==> run a <==
==> flow/design.v (excerpt) <==
module a_filter_reference_32x11(
    input [31:0] x_in,
    input clk,
    input [5:0] reset,
    output [31:0] y_out);
clock: 8.38 ns
lec_check: 0
cap_margin: 20
core_margin: 2
core_utilization: 72
cts_cluster_size: 71
place_density_lb_addon: 0.0
setup_slack_margin: 2.49
slew_margin: 20
run.sh (not shown) runs the stock make flow with config.mk's settings and CLKGATE_MAP_FILE=.
==> run b (differences from run a) <==
CORE_ASPECT_RATIO = 0.91   (was unset)
CTS_CLUSTER_SIZE = unset   (was 71)
PLACE_DENSITY_LB_ADDON = unset   (was 0.0)
SETUP_SLACK_MARGIN = unset   (was 2.49)
==> flow/constraint.sdc (replaced) <==
create_clock -name core_clock -period 7.5 [get_ports {clk}]
set_input_delay 1.5000 -clock core_clock [delete_from_list [all_inputs] [get_ports {clk}]]
set_output_delay 1.5000 -clock core_clock [all_outputs]
set_load 0.01 [all_outputs]
==> run c (differences from run a) <==
CORE_UTILIZATION = 28   (was 72)
CTS_CLUSTER_SIZE = unset   (was 71)
PLACE_DENSITY_LB_ADDON = unset   (was 0.0)
SETUP_SLACK_MARGIN = unset   (was 2.49)
==> flow/constraint.sdc (replaced) <==
create_clock -name core_clock -period 8.86 [get_ports {clk}]
set_input_delay 1.7720 -clock core_clock [delete_from_list [all_inputs] [get_ports {clk}]]
set_output_delay 1.7720 -clock core_clock [all_outputs]
set_load 0.01 [all_outputs]
==> results.yml <==
# physical design summary
layout:
  signal_buffers: 346
  syn_to_final_growth_pct: 22.3
  nNetsFinal: 8285
grt:
  antenna_found_initial: 10
critical_path:
  rrSetupSlack_ns: -2.28
  reg2reg_from: "sixth_stage.Samples_out[18]"
  cp_data_required_time_ns: 6.70
  cp.arrival_ns: 9.44
timing:
  setup_slack_ns: -2.74
  slew_viol_final: 2
  finalSetupViolations: 23
route:
  wl_per_cell_um: 22.5
die:
  die_w_um: 281
  core-area_um2: 75900
placement:
  placed_cells: 7386
  globalplace.congestion: 0.950
run_status:
  violations: "capacitance limit, slew limit, setup timing"
  status: "complete, but fails checks"
flow_run:
  maxCapViolations: 1
The numbers above come from run a.

==> results.yml <==
# physical design summary
run_status:
  status: "complete, but fails checks"
  violations: "setup timing"
placement:
  globalplace.congestion: 0.926
layout:
  signal_buffers: 424
  nNetsFinal: 8360
  syn_to_final_growth_pct: 15.5
timing:
  slew_viol_final: 0
  finalSetupViolations: 29
  setup_slack_ns: -2.08
route:
  wl_per_cell_um: 18.2
die:
  core-area_um2: 75800
  die_w_um: 295
critical_path:
  reg2reg_from: "sixth_stage.Samples_out[8]"
  cp_data_required_time_ns: 6.00
grt:
  antenna_found_initial: 9
The numbers above come from run b.

==> results.yml <==
# physical design summary
run_status:
  status: "timing/DRC/antenna clean"
placement:
  globalplace.congestion: 0.846
  placed_cells: 9044
die:
  die_w_um: 448
  core-area_um2: 197000
timing:
  finalSetupViolations: 0
critical_path:
  rrSetupSlack_ns: 0.52
  reg2reg_from: "second_stage.Samples_in2[9]"
flow_run:
  maxCapViolations: 0
route:
  wl_per_cell_um: 12.4
The numbers above come from run c.



==> job 7750 <==
Starting RTL as in the previous note.
Settings: LEC_CHECK=0, ABC_AREA=1, CAP_MARGIN=30, CORE_ASPECT_RATIO=0.83, CORE_MARGIN=2, CORE_UTILIZATION=71, CTS_CLUSTER_SIZE=37, GPL_ROUTABILITY_DRIVEN=1, GPL_TIMING_DRIVEN=1, HOLD_SLACK_MARGIN=0.29, MAX_ROUTING_LAYER=met4, PLACE_DENSITY_LB_ADDON=0.2, SETUP_SLACK_MARGIN=-0.16, SLEW_MARGIN=20; clock period 7.57 ns.
==> job 6061: changes against job 7750 <==
==> flow/config.mk (replaced) <==
export PLATFORM = sky130hd
export DESIGN_NAME = a_filter_reference_32x11
export DESIGN_NICKNAME = a_filter_reference_32x11
export VERILOG_FILES = /design/flow/design.v
export SDC_FILE = /design/flow/constraint.sdc
export NUM_CORES = 4
export LEC_CHECK = 0
export CAP_MARGIN = 20
export CORE_MARGIN = 2
export CORE_UTILIZATION = 59
export SLEW_MARGIN = 20
==> flow/constraint.sdc (replaced) <==
create_clock -name core_clock -period 4.37 [get_ports {clk}]
set_input_delay 0.8740 -clock core_clock [delete_from_list [all_inputs] [get_ports {clk}]]
set_output_delay 0.8740 -clock core_clock [all_outputs]
set_load 0.01 [all_outputs]
==> results <==
                                                                                           job 6061                      job 7750
Number of antenna repair diodes                                                                   1                            12
Number of cells upsized or downsized after cts                                                  614                           202
GRT Max-Usage Layer                                                                            met2                          met1
Worst EP arrival                                                                            6.66 ns                       7.41 ns
Outcome                                                                    finished with violations      finished with violations
Violated checks                                                                negative setup slack          negative setup slack
Iteration tally of the first detailed-router pass                                                 8                            28
Tap cell count                                                                                1,254                         1,161
FF-to-FF Start                                                         second_stage.Samples_in2[11]  fourth_stage.Samples_out[10]
Total instance count after detailed placement                                                 9,068                         9,853
Clk slew on worst S/H paths                                                                 0.06 ns                       0.07 ns
OpenROAD warning count                                                                          131                           129
Post-synthesis cell count                                                                     6,357                         8,591
Met2 GRT Util                                                                                 59.0%                         62.2%
Distinct cell type count of the synthesized netlist                                              76                            66
Met3 wire length                                                                            6.29 mm                       36.6 mm
CLK BUF                                                                                          85                            68
Weighted congestion at the end of routability-driven global placement                         0.899                          1.09
